// cordic_native
module cordic_native(
    I_rst_n,                 
    I_clk,                   
    I_init_phase,            
    I_change_phase,           
    I_inc_phase,             
    O_cos,                   
    O_sin                    
    );
Size in the first run: roughly 550 flip-flops, about 59 I/O pins, roughly 36000 sq um of cells after synthesis.
Settings: LEC_CHECK=0, CAP_MARGIN=20, CORE_MARGIN=2, CORE_UTILIZATION=68, CTS_CLUSTER_DIAMETER=25, CTS_CLUSTER_SIZE=33, SETUP_SLACK_MARGIN=1.15, SLEW_MARGIN=20; clock period 4.33 ns.
run.sh (not shown) runs the stock make flow with config.mk's settings and CLKGATE_MAP_FILE=.
Rerun with:
- CORE_UTILIZATION: 68 -> 40
- CTS_CLUSTER_DIAMETER: 25 -> unset
- CTS_CLUSTER_SIZE: 33 -> unset
- SETUP_SLACK_MARGIN: 1.15 -> unset
- clock period: 4.33 -> 4.1 ns (I/O delays scaled with it)
Count of clock-buffer cells in the layout shrinks by 103. Register-to-register slack got worse by 0.61 ns. Die area grows by 69%. Routed wire length shrinks by 11%. Non-clock buffer count shrinks by 21.
Rerun with:
- clock period: 4.1 -> 5.0 ns (I/O delays scaled with it)
Effect: Routed wire length goes down by 0.67%; global-route usage fell by 0.35 points; core utilization goes down by 0.25 points; die area stays the same.
Rerun with:
- ABC_AREA: unset -> 1
- CELL_PAD_IN_SITES_DETAIL_PLACEMENT: unset -> 1
- CELL_PAD_IN_SITES_GLOBAL_PLACEMENT: unset -> 3
- CORE_ASPECT_RATIO: unset -> 0.91
- CORE_MARGIN: 2 -> 3
- CORE_UTILIZATION: 40 -> 23
- GPL_ROUTABILITY_DRIVEN: unset -> 0
- MAX_ROUTING_LAYER: unset -> met4
- PLACE_DENSITY: unset -> 0.79
- SLEW_MARGIN: 20 -> 25
- TNS_END_PERCENT: unset -> 50
- worst setup slack is better by 0.32 ns
- cell area increases by 7.4%
- maximum frequency went up by 8.7%
- final cell count increases by 36%
- utilization decreases by 18 points
- synthesized cell count climbs by 23%
- area after synthesis went up by 3.8%
- global-route usage goes down by 2.7 points
- via count is higher by 21%

* * *

cordic_native again, from the RTL that the note above started with.
==> flow/config.mk <==
export PLATFORM = sky130hd
export DESIGN_NAME = cordic_native
export DESIGN_NICKNAME = cordic_native
export VERILOG_FILES = /design/flow/design.v
export SDC_FILE = /design/flow/constraint.sdc
export NUM_CORES = 4
export LEC_CHECK = 0
export CAP_MARGIN = 40
export CORE_MARGIN = 2
export CORE_UTILIZATION = 72
export CTS_CLUSTER_SIZE = 35
export PLACE_DENSITY = 0.65
export SETUP_SLACK_MARGIN = 0.62
export SLEW_MARGIN = 20
==> flow/constraint.sdc <==
create_clock -name core_clock -period 3.26 [get_ports {I_clk}]
set_input_delay 0.6520 -clock core_clock [delete_from_list [all_inputs] [get_ports {I_clk}]]
set_output_delay 0.6520 -clock core_clock [all_outputs]
set_load 0.01 [all_outputs]
The baseline produced a layout that fails on max-capacitance violations, max-slew violations, negative setup slack.
Change:
- CAP_MARGIN: 40 -> 20
- CTS_CLUSTER_SIZE: 35 -> 32
- PLACE_DENSITY: 0.65 -> not set
- SETUP_SLACK_MARGIN: 0.62 -> 0.51
- clock period: 3.26 -> 3.32 ns (I/O delays scaled with it)
After rerunning: This time the run produced a layout that fails on negative setup slack. Final area came out lower by 0.62%. Maximum frequency increases by 19%. Wire length goes down by 1.7%. Sequential share of layout area came out higher by 0.13 points. Via count shrinks by 0.37%.
Change:
- ABC_AREA: not set -> 1
- CORE_UTILIZATION: 72 -> 70
- CTS_CLUSTER_SIZE: 32 -> not set
- SETUP_SLACK_MARGIN: 0.51 -> not set
- clock period: 3.32 -> 2.84 ns (I/O delays scaled with it)
=> The new run completed, yet does not pass: negative setup slack. Synthesized cell count climbs by about 23%. Global-route usage came out lower by 1.7 points. Core utilization goes down by 11 points. Cell count climbs by about 15%. Routed wire length goes down by about 30%. First-iteration DRC count is lower by 38%. Count of clock-buffer cells in the layout goes down by 4. Die area rises by about 7%. Design area shrinks by 6.6%.
Change:
- CORE_UTILIZATION: 70 -> 72
- PLACE_DENSITY_LB_ADDON: not set -> 0.18
- SETUP_SLACK_MARGIN: not set -> -0.22
The changed run finished but failed the layout checks on negative setup slack.
Setup slack loses 0.063 ns.
Non-clock buffer count fell by 39.
Global-route usage rises by 1.2 points.

* * *

cordic_native again, from the RTL that the note above started with.
clock: 2.75 ns
lec_check: 0
abc_area: 1
cap_margin: 10
core_aspect_ratio: 1.12
core_margin: 2
core_utilization: 72
cts_cluster_diameter: 313
cts_cluster_size: 15
max_routing_layer: met5
place_density_lb_addon: 0.2
slew_margin: 20
tns_end_percent: 90
The baseline reached the layout checks and failed them: setup timing.
Next try:
Settings changed: ABC_AREA 1 to not set, CAP_MARGIN 10 to 20, CORE_ASPECT_RATIO 1.12 to not set, CTS_CLUSTER_DIAMETER 313 to not set, CTS_CLUSTER_SIZE 15 to not set, MAX_ROUTING_LAYER met5 to not set, PLACE_DENSITY_LB_ADDON 0.2 to 0.18, TNS_END_PERCENT 90 to not set.
Clock period 2.75 ns to 3.45 ns, I/O delays scaled along.
Effect: The new run ran to the end with no violations. Final area came out lower by 5.8%. Global-route usage drops by 5.7 points. Synthesized cell count decreases by 18%. Area after synthesis decreases by 3.6%.
Next try:
Settings changed: CTS_CLUSTER_DIAMETER set to 101, CTS_CLUSTER_SIZE set to 13, SETUP_SLACK_MARGIN set to 1.03.
After rerunning: Now the flow stopped in 5_1_grt, error GRT-0232. Area after synthesis does not change. Die size does not change. Synthesized cell count is unchanged.
Next try:
Settings changed: CAP_MARGIN 20 to 0, CTS_CLUSTER_DIAMETER 101 to not set, CTS_CLUSTER_SIZE 13 to not set, PLACE_DENSITY_LB_ADDON 0.18 to not set, SETUP_SLACK_MARGIN 1.03 to 0.34.
Clock period 3.45 ns to 3.32 ns, I/O delays scaled along.
Outcome: Now the flow completed with no timing, DRC or antenna violations; die area does not change; synthesized cell count does not change; area after synthesis does not change.

* * *

Starting RTL as in the previous note.
==> flow/config.mk <==
export PLATFORM = sky130hd
export DESIGN_NAME = cordic_native
export DESIGN_NICKNAME = cordic_native
export VERILOG_FILES = /design/flow/design.v
export SDC_FILE = /design/flow/constraint.sdc
export NUM_CORES = 4
export LEC_CHECK = 0
export ABC_AREA = 1
export CAP_MARGIN = 0
export CORE_MARGIN = 2
export CORE_UTILIZATION = 72
export CTS_CLUSTER_SIZE = 10
export PLACE_DENSITY = 0.39
export SLEW_MARGIN = 20
export TNS_END_PERCENT = 10
==> flow/constraint.sdc <==
create_clock -name core_clock -period 2.34 [get_ports {I_clk}]
set_input_delay 0.4680 -clock core_clock [delete_from_list [all_inputs] [get_ports {I_clk}]]
set_output_delay 0.4680 -clock core_clock [all_outputs]
set_load 0.01 [all_outputs]
The starting point aborted during global routing on GRT-0116.
Next try:
--- a/flow/config.mk
+++ b/flow/config.mk
@@ -10,6 +10,4 @@
 export CORE_MARGIN = 2
 export CORE_UTILIZATION = 72
-export CTS_CLUSTER_SIZE = 10
-export PLACE_DENSITY = 0.39
+export SETUP_SLACK_MARGIN = 0.68
 export SLEW_MARGIN = 20
-export TNS_END_PERCENT = 10
==> flow/constraint.sdc (replaced) <==
create_clock -name core_clock -period 2.28 [get_ports {I_clk}]
set_input_delay 0.4560 -clock core_clock [delete_from_list [all_inputs] [get_ports {I_clk}]]
set_output_delay 0.4560 -clock core_clock [all_outputs]
set_load 0.01 [all_outputs]
After rerunning:
- With this change the flow aborted during clock tree synthesis (DPL-0038)
- die area stays the same
- synthesized area is unchanged
- synthesized cell count stays the same
Next try:
--- a/flow/config.mk
+++ b/flow/config.mk
@@ -6,8 +6,6 @@
 export NUM_CORES = 4
 export LEC_CHECK = 0
-export ABC_AREA = 1
-export CAP_MARGIN = 0
+export CAP_MARGIN = 20
 export CORE_MARGIN = 2
-export CORE_UTILIZATION = 72
-export SETUP_SLACK_MARGIN = 0.68
+export CORE_UTILIZATION = 23
 export SLEW_MARGIN = 20
==> flow/constraint.sdc (replaced) <==
create_clock -name core_clock -period 4.1 [get_ports {I_clk}]
set_input_delay 0.8200 -clock core_clock [delete_from_list [all_inputs] [get_ports {I_clk}]]
set_output_delay 0.8200 -clock core_clock [all_outputs]
set_load 0.01 [all_outputs]
Outcome:
- The changed run completed without violations
- synthesized cell count drops by 18%
- die size climbs to 3.0 times its value
- synthesized area drops by about 3.6%

* * *

cordic_native again, from the RTL that the note above started with.
export LEC_CHECK = 0
export CAP_MARGIN = 35
export CORE_MARGIN = 2
export CORE_UTILIZATION = 72
export CTS_CLUSTER_DIAMETER = 101
export CTS_CLUSTER_SIZE = 13
export PLACE_DENSITY_LB_ADDON = 0.18
export SETUP_SLACK_MARGIN = 0.39
export SLEW_MARGIN = 20
create_clock -name core_clock -period 3.45 [get_ports {I_clk}]
Next try:
CAP_MARGIN = 20   (was 35)
CTS_CLUSTER_DIAMETER = unset   (was 101)
CTS_CLUSTER_SIZE = unset   (was 13)
PLACE_DENSITY = 0.65   (was unset)
PLACE_DENSITY_LB_ADDON = unset   (was 0.18)
SETUP_SLACK_MARGIN = 0.37   (was 0.39)
clock period = 3.24 ns   (was 3.45 ns; I/O delays follow)
With this change the flow ran to the end with violations: setup timing; critical path depth came out lower by 1; via count rose by roughly a tenth; worst setup slack got worse by 340 ps; cell area grows by a little under a tenth; worst hold slack stays flat; core utilization went up by 7.0 points.
Next try:
CTS_CLUSTER_SIZE = 35   (was unset)
SETUP_SLACK_MARGIN = 0.62   (was 0.37)
clock period = 3.44 ns   (was 3.24 ns; I/O delays follow)
Result:
- The changed run finished clean
- utilization rises by 0.33 points
- area after synthesis does not change
- via count stays flat
- final area rises by 0.37%
- cell count falls by 0.54%
- clock skew rises by 3.4 ps
- synthesized cell count does not change
- worst hold slack stays flat
- non-clock buffer count falls by 28
- critical path depth rises by 1
- global-route usage falls by 1.2 points
Next try:
ABC_AREA = 1   (was unset)
CORE_UTILIZATION = 70   (was 72)
CTS_CLUSTER_DIAMETER = 340   (was unset)
CTS_CLUSTER_SIZE = unset   (was 35)
SETUP_SLACK_MARGIN = unset   (was 0.62)
clock period = 2.42 ns   (was 3.44 ns; I/O delays follow)
Outcome: The changed run never finished: it broke off in global routing, error GRT-0116. Die size rises by 6.6%. Synthesized cell count rises by 23%. Area after synthesis rises by 3.8%.
Next try:
CTS_CLUSTER_DIAMETER = unset   (was 340)
CTS_CLUSTER_SIZE = 72   (was unset)
SETUP_SLACK_MARGIN = 0.53   (was unset)
clock period = 2.84 ns   (was 2.42 ns; I/O delays follow)
The new run failed in global routing, error GRT-0232.
Die size does not change.
Synthesized area stays the same.
Synthesized cell count does not change.
Next try:
ABC_AREA = unset   (was 1)
CORE_UTILIZATION = 64   (was 70)
CTS_CLUSTER_SIZE = unset   (was 72)
PLACE_DENSITY = unset   (was 0.65)
SETUP_SLACK_MARGIN = 0.74   (was 0.53)
clock period = 3.32 ns   (was 2.84 ns; I/O delays follow)
Result: The new run produced a clean layout. Synthesized cell count came out lower by about 18%. Die size came out higher by about 5%. Area after synthesis came out lower by about 3.6%.
